job 7899:
## axi4_slave
module axi4_slave #(
    parameter int          NUM_REGS   = 4     ,
    parameter integer      ID_WIDTH   = 4     ,
    parameter integer      ADDR_WIDTH = 32    ,
    parameter integer      DATA_WIDTH = 32    ,
    parameter logic [31:0] BASE_ADDR  = 32'h0
)(
    input  logic                     ACLK,
    input  logic                     ARESETN,
    input  logic [ID_WIDTH-1:0]       S_AXI_AWID     ,
    input  logic [ADDR_WIDTH-1:0]     S_AXI_AWADDR   ,
    input  logic [7:0]                S_AXI_AWLEN    ,
    input  logic [2:0]                S_AXI_AWSIZE   ,
    input  logic [1:0]                S_AXI_AWBURST  ,
    input  logic                      S_AXI_AWVALID  ,
    output logic                      S_AXI_AWREADY  ,
    input  logic [DATA_WIDTH-1:0]     S_AXI_WDATA    ,
    input  logic [(DATA_WIDTH/8)-1:0] S_AXI_WSTRB    ,
    input  logic                      S_AXI_WLAST    ,
    input  logic                      S_AXI_WVALID   ,
    output logic                      S_AXI_WREADY   ,
    output logic [ID_WIDTH-1:0]       S_AXI_BID      ,
    output logic [1:0]                S_AXI_BRESP    ,
    output logic                      S_AXI_BVALID   ,
    input  logic                      S_AXI_BREADY   ,
    input  logic [ID_WIDTH-1:0  ]     S_AXI_ARID     ,
    input  logic [ADDR_WIDTH-1:0]     S_AXI_ARADDR   ,
    input  logic [7:0]                S_AXI_ARLEN    ,
    input  logic [2:0]                S_AXI_ARSIZE   ,
    input  logic [1:0]                S_AXI_ARBURST  ,
    input  logic                      S_AXI_ARVALID  ,
    output logic                      S_AXI_ARREADY  ,
    output logic [ID_WIDTH-1:0  ]     S_AXI_RID      ,
    output logic [DATA_WIDTH-1:0]     S_AXI_RDATA    ,
    output logic [1:0]                S_AXI_RRESP    ,
    output logic                      S_AXI_RLAST    ,
    output logic                      S_AXI_RVALID   ,
    input  logic                      S_AXI_RREADY   ,
    output logic                      write_en        ,
    output logic                      read_en
);
==> flow/config.mk <==
export PLATFORM = sky130hd
export DESIGN_NAME = axi4_slave
export DESIGN_NICKNAME = axi4_slave
export VERILOG_FILES = /design/flow/design.v
export SDC_FILE = /design/flow/constraint.sdc
export NUM_CORES = 4
export LEC_CHECK = 0
export CAP_MARGIN = 5
export CELL_PAD_IN_SITES_GLOBAL_PLACEMENT = 1
export CORE_MARGIN = 2
export CORE_UTILIZATION = 57
export CTS_CLUSTER_SIZE = 38
export GPL_TIMING_DRIVEN = 1
export MAX_ROUTING_LAYER = met5
export MIN_ROUTING_LAYER = met1
export PLACE_DENSITY_LB_ADDON = 0.01
export SETUP_SLACK_MARGIN = -2.0
export SLEW_MARGIN = 20
export TNS_END_PERCENT = 75
==> flow/constraint.sdc <==
create_clock -name core_clock -period 119.0 [get_ports {ACLK}]
set_input_delay 23.8000 -clock core_clock [delete_from_list [all_inputs] [get_ports {ACLK}]]
set_output_delay 23.8000 -clock core_clock [all_outputs]
set_load 0.01 [all_outputs]
run.sh (not shown) runs the stock make flow with config.mk's settings and CLKGATE_MAP_FILE=.
The flow did not stop early for job 7899: all stages ran, and the layout cleared the timing, design-rule and antenna checks.
Edits applied to the flow inputs when going from job 7899 to job 5300:
- CAP_MARGIN changed from 5 to 20
- GPL_TIMING_DRIVEN removed (was 1)
- CORE_UTILIZATION changed from 57 to 58
- MAX_ROUTING_LAYER changed from met5 to met4
- SETUP_SLACK_MARGIN removed (was -2.0)
- CTS_CLUSTER_SIZE removed (was 38)
- CELL_PAD_IN_SITES_GLOBAL_PLACEMENT removed (was 1)
- PLACE_DENSITY_LB_ADDON removed (was 0.01)
- TNS_END_PERCENT removed (was 75)
- MIN_ROUTING_LAYER removed (was met1)
- the clock period (ns, I/O delays scaled along) changed from 119.0 to 105.0
==> comparison <==
Job 5300: complete, dirty (capacitance limit, slew limit, setup timing). More vias were needed by job 5300 than by job 7899. Diff job 7899 -> job 5300: number of clock buffers in the layout up 3; floorplan core area now sits lower; sequential share of layout area moved down; worst slack at placement decreased 2890 ps; utilization of the core after routing rose by 18 points. Detailed-routed wire length on met3 (job 5300 over job 7899): increase, 9.4 mm.
> inputs changed (job 5300 -> job 3976)
- swapping 58 for 40 in CORE_UTILIZATION
- clearing MAX_ROUTING_LAYER, which used to be met4
- putting PLACE_DENSITY at 0.6 where nothing was set
- swapping 105.0 for 200.0 in the clock period (ns, I/O delays scaled along)
[summary]
- Compare job 5300 and job 3976 | overall fraction of global-route tracks in use higher: job 5300
- Job 5300 completed end to end; final checks failed (capacitance limit, slew limit, setup timing).
- Job 3976: no failed stages, no open violations at the end
- Sort job 5300 and job 3976 by clock buffer and inverter area fraction after layout, descending, and job 3976 comes first.
- Delta (job 3976 minus job 5300): post-synthesis chip area from yosys saw little to no change, non-clock buffer count fell 2151.
- Relative to job 5300, job 3976 degrades final hold slack.
- TritonCTS sink count came out exactly the same in job 5300 and job 3976.
- Final non-filler cell area, job 3976 vs job 5300: down by more than 10%
Setup changes, job 3976 to job 3513
- a change of the clock period (ns, I/O delays scaled along) from 200.0 to 269.0
### Flow results
Looking only at data required time at the worst endpoint, and setting everything else aside, the higher value of job 3976 and job 3513 goes to job 3513.
Job 3513 vs job 3976: routing usage on met1 up in job 3513
Job 3513 vs job 3976: via count down in job 3513
When the final numbers for job 3976 and job 3513 were put side by side, the wire length of the first global-routing pass turned out to be smaller in job 3976.
Sort job 3976 and job 3513 by routed wire length, descending, and job 3976 comes first.
Re setup slack: job 3513 is 54900 ps up on job 3976.
Any difference in final area between job 3513 and job 3976 is small enough to ignore.

---

## pepper
Starting RTL as in the previous note.
==> flow/config.mk <==
export PLATFORM = sky130hd
export DESIGN_NAME = axi4_slave
export DESIGN_NICKNAME = axi4_slave
export VERILOG_FILES = /design/flow/design.v
export SDC_FILE = /design/flow/constraint.sdc
export NUM_CORES = 4
export LEC_CHECK = 0
export ABC_AREA = 1
export CAP_MARGIN = 20
export CORE_MARGIN = 2
export CORE_UTILIZATION = 68
export CTS_CLUSTER_DIAMETER = 378
export MAX_ROUTING_LAYER = met4
export PLACE_DENSITY = 0.6
export SLEW_MARGIN = 20
export TNS_END_PERCENT = 5
==> flow/constraint.sdc <==
create_clock -name core_clock -period 86.0 [get_ports {ACLK}]
set_input_delay 17.2000 -clock core_clock [delete_from_list [all_inputs] [get_ports {ACLK}]]
set_output_delay 17.2000 -clock core_clock [all_outputs]
set_load 0.01 [all_outputs]
FAIL pepper @ global routing: tool exited with error
Relative to pepper, the following input files were edited for violet:
Settings: changing CORE_UTILIZATION from 68 to 72; removing CTS_CLUSTER_DIAMETER (formerly 378); changing PLACE_DENSITY from 0.6 to 0.66.
Notes after the runs:
[compare] base=pepper new=violet: standard-cell row count shrank by 3, CTS buffer count now smaller. Re fraction of the mapped netlist area in compound gates: no difference whatsoever between pepper and violet. violet against pepper: cell count after placement fell about 1%; die size lower; floorplan core density rose by 3.9 points. Taking pepper as the reference, in violet number of buffers inserted by port buffering held steady, floorplan core area shrank by 0.0055 mm^2, number of buffers added for setup after CTS shrank by 93. FAIL violet @ global routing: tool exited with error. Compared with pepper, violet shows die outline height lower by 9.0 um.
The following lists how ember was set up differently from violet:
Settings: swapping 72 for 58 in CORE_UTILIZATION; clearing PLACE_DENSITY, which used to be 0.66; swapping 86.0 for 93.5 in the clock period (ns, I/O delays scaled along).
## What came out
The flow did not stop early for ember: all stages ran, and the layout cleared the timing, design-rule and antenna checks. Changes observed in ember relative to violet: number of library cell types mapped by synthesis comparable, number of placement rows now larger, number of enable flip-flop cells comparable. As far as instance count of the mapped netlist goes, ember and violet are indistinguishable; the numbers are identical. Taking violet over ember, the placeable core region ratio works out to 0.806. Compared with violet, ember shows die area that has gone up by more than 10%. Relative to violet, overall die height increased by about 11% in ember. Taking violet as the reference, in ember CTS buffer count increased 7.1%; synthesis area per yosys shows no meaningful change; setup fix buffers added after clock tree synthesis now smaller.
Modified inputs, xenon compared to ember
Settings: TNS_END_PERCENT no longer set, was 5; CORE_UTILIZATION now 65, was 58; MAX_ROUTING_LAYER no longer set, was met4; ABC_AREA no longer set, was 1; the clock period (ns, I/O delays scaled along) now 162.0, was 93.5.
Findings:
The flow did not stop early for xenon: all stages ran, and the layout cleared the timing, design-rule and antenna checks. From ember to xenon the numbers moved as follows: total met2 wirelength after detailed routing went down by about 20%; setup slack went up by 13.14 ns.

---

axi4_slave again, from the RTL that the note above started with.
clock: 86.0 ns
lec_check: 0
abc_area: 1
cap_margin: 20
core_margin: 2
core_utilization: 69
cts_cluster_diameter: 381
cts_cluster_size: 38
hold_slack_margin: 0.29
place_density: 0.62
slew_margin: 20
The first run failed in global routing.
Rerun with:
CTS_CLUSTER_SIZE = 41   (was 38)
The changed run never finished: it broke off in global routing. Synthesized cell count is unchanged. Die area stays the same. Area after synthesis does not change.
Rerun with:
CORE_UTILIZATION = 64   (was 69)
CTS_CLUSTER_DIAMETER = unset   (was 381)
CTS_CLUSTER_SIZE = unset   (was 41)
HOLD_SLACK_MARGIN = unset   (was 0.29)
PLACE_DENSITY = 0.6   (was 0.62)
clock period = 168.0 ns   (was 86.0 ns; I/O delays follow)
After rerunning: With this change the flow passed the timing, design-rule and antenna checks; synthesized cell count is unchanged; die size is higher by about 8%; synthesized area does not change.
Rerun with:
ABC_AREA = unset   (was 1)
CORE_UTILIZATION = 65   (was 64)
MAX_ROUTING_LAYER = met4   (was unset)
TNS_END_PERCENT = 15   (was unset)
clock period = 160.0 ns   (was 168.0 ns; I/O delays follow)
The changed run produced a clean layout; core utilization increases by 2.4 points; synthesized area came out lower by roughly a tenth.
Rerun with:
CORE_UTILIZATION = 12   (was 65)
MAX_ROUTING_LAYER = unset   (was met4)
TNS_END_PERCENT = unset   (was 15)
clock period = 275.0 ns   (was 160.0 ns; I/O delays follow)
What happened:
- The changed run finished with timing, DRC and antenna clean
- synthesized cell count does not change
- setup slack improves by 93 ns
- area after synthesis is unchanged

---

Setup of run A:
Starting RTL as in the previous note.
Settings: LEC_CHECK=0, ABC_AREA=1, CAP_MARGIN=20, CORE_MARGIN=2, CORE_UTILIZATION=68, CTS_CLUSTER_DIAMETER=339, MAX_ROUTING_LAYER=met4, PLACE_DENSITY=0.6, SLEW_MARGIN=20, TNS_END_PERCENT=5; clock period 88.0 ns.
Run status, run A: aborted in 5_1_grt, error GRT-0232
--- input diff run A..run B ---
# run A
export LEC_CHECK = 0
export ABC_AREA = 1
export CAP_MARGIN = 20
export CORE_MARGIN = 2
export CORE_UTILIZATION = 68
export CTS_CLUSTER_DIAMETER = 339
export MAX_ROUTING_LAYER = met4
export PLACE_DENSITY = 0.6
export SLEW_MARGIN = 20
export TNS_END_PERCENT = 5
create_clock -name core_clock -period 88.0 [get_ports {ACLK}]
# run B
export LEC_CHECK = 0
export CAP_MARGIN = 20
export CORE_MARGIN = 2
export CORE_UTILIZATION = 67
export PLACE_DENSITY = 0.6
export SLEW_MARGIN = 20
create_clock -name core_clock -period 155.0 [get_ports {ACLK}]
Notes after the runs:
Summary of run A and run B: one run falls short of a clean finish, namely run A. The flow ended early for run A: it failed with a tool error in 5_1_grt. Between run B and run A, it is run B whose total standard cell area after synthesis is lower, by about 12%. Die size: run B is under run A. Area fraction in mux cells: run B vs run A up 6.0 points. Clock sink count: run B vs run A identical. Of run B and run A, run A shows the higher synthesis area per yosys, with run B below it. When run B is set beside run A, its and-or/or-and share of the synthesized area turns out to be 11 points larger.
Changes in run C relative to run B:
# run B
export LEC_CHECK = 0
export CAP_MARGIN = 20
export CORE_MARGIN = 2
export CORE_UTILIZATION = 67
export PLACE_DENSITY = 0.6
export SLEW_MARGIN = 20
create_clock -name core_clock -period 155.0 [get_ports {ACLK}]
# run C
export LEC_CHECK = 0
export CAP_MARGIN = 20
export CORE_MARGIN = 2
export CORE_UTILIZATION = 40
export PLACE_DENSITY = 0.6
export SLEW_MARGIN = 20
create_clock -name core_clock -period 155.0 [get_ports {ACLK}]
[summary]
- Run C: flop-to-flop setup slack higher than run B
- Comparing run C and run B, the lower number of clock buffers in the layout is on run B.
- Comparing run B with run C, the net total in the final layout came out essentially unchanged.
The inputs of run D differ from those of run C as listed below.
# run C
export LEC_CHECK = 0
export CAP_MARGIN = 20
export CORE_MARGIN = 2
export CORE_UTILIZATION = 40
export PLACE_DENSITY = 0.6
export SLEW_MARGIN = 20
create_clock -name core_clock -period 155.0 [get_ports {ACLK}]
# run D
export LEC_CHECK = 0
export CAP_MARGIN = 20
export CORE_MARGIN = 2
export CORE_UTILIZATION = 65
export CTS_CLUSTER_DIAMETER = 345
export MAX_ROUTING_LAYER = met4
export PLACE_DENSITY = 0.6
export SLEW_MARGIN = 20
create_clock -name core_clock -period 160.0 [get_ports {ACLK}]
- Compared with run C, in run D parity-gate share of the synthesized area counting xor and xnor cells held steady, multi-input logic area held, proportion of cell area occupied by multi-input gates picked up an extra 1.3 points, count of non-filler cells in the finished layout decreased by 780 relative to the old numbers.
- Looking only at register fraction of the total cell area, and setting everything else aside, the higher value of run D and run C goes to run D.
- Between run D and run C, the post-layout period usage of the worst path is lower for run D.
#### Input delta (run E over run D)
# run D
export LEC_CHECK = 0
export CAP_MARGIN = 20
export CORE_MARGIN = 2
export CORE_UTILIZATION = 65
export CTS_CLUSTER_DIAMETER = 345
export MAX_ROUTING_LAYER = met4
export PLACE_DENSITY = 0.6
export SLEW_MARGIN = 20
create_clock -name core_clock -period 160.0 [get_ports {ACLK}]
# run E
export LEC_CHECK = 0
export CAP_MARGIN = 20
export CORE_MARGIN = 2
export CORE_UTILIZATION = 58
export SLEW_MARGIN = 20
create_clock -name core_clock -period 137.0 [get_ports {ACLK}]
Run E: global-route wire length before repair higher than run D
Taking run D as the reference, in run E fraction of standard cell area that is sequential lower, final worst-path setup slack went down by 7.88 ns, detailed-route wire length went up about 2.2%.

---

Starting RTL as in the previous note.
Settings: LEC_CHECK=0, ABC_AREA=1, CAP_MARGIN=15, CORE_MARGIN=2, CORE_UTILIZATION=72, CTS_CLUSTER_DIAMETER=371, CTS_CLUSTER_SIZE=100, PLACE_DENSITY=0.6, SLEW_MARGIN=20, TNS_END_PERCENT=10; clock period 82.5 ns.
The starting point never finished: it broke off in detailed placement (3_5_place_dp).
Next try:
- ABC_AREA: 1 -> not set
- CAP_MARGIN: 15 -> 20
- CTS_CLUSTER_DIAMETER: 371 -> not set
- CTS_CLUSTER_SIZE: 100 -> not set
- TNS_END_PERCENT: 10 -> not set
- clock period: 82.5 -> 114.0 ns (I/O delays scaled with it)
Outcome: This time the run reached the layout checks and failed them: setup timing; die area went down by roughly a tenth; area after synthesis went down by roughly a tenth; synthesized cell count came out lower by a quarter to a third.
Next try:
- ABC_AREA: not set -> 1
- CAP_MARGIN: 20 -> 15
- clock period: 114.0 -> 82.5 ns (I/O delays scaled with it)
=> With this change the flow did not get past detailed placement (3_5_place_dp); die size rises by about 13%; synthesized cell count rises by about 37%; synthesized area rises by about 13%.
Next try:
- CORE_ASPECT_RATIO: not set -> 0.69
- CTS_CLUSTER_SIZE: not set -> 10
After rerunning: The new run never finished: it broke off in detailed placement (3_5_place_dp) with DPL-0033; area after synthesis does not change; die size barely changes; synthesized cell count does not change.

---

quartz:
Starting RTL as in the previous note.
clock: 71.9 ns
lec_check: 0
abc_area: 1
cap_margin: 15
core_margin: 2
core_utilization: 72
cts_cluster_size: 10
place_density: 0.6
slew_margin: 20
tns_end_percent: 5
quartz: it failed during detailed placement, and the tool reported DPL-0033.
The inputs of harbor differ from those of quartz as listed below.
- CTS_CLUSTER_SIZE now 47, was 10
- TNS_END_PERCENT no longer set, was 5
- PLACE_DENSITY no longer set, was 0.6
- CAP_MARGIN now 20, was 15
- CTS_CLUSTER_DIAMETER now 381, previously not set
- the clock period (ns, I/O delays scaled along) now 88.0, was 71.9
### Flow results
harbor did not finish: a tool error stopped it during global routing. harbor vs. quartz: overall die area held, area of the core region neither gained nor lost much. From quartz to harbor, number of top-level design ports did not move at all.
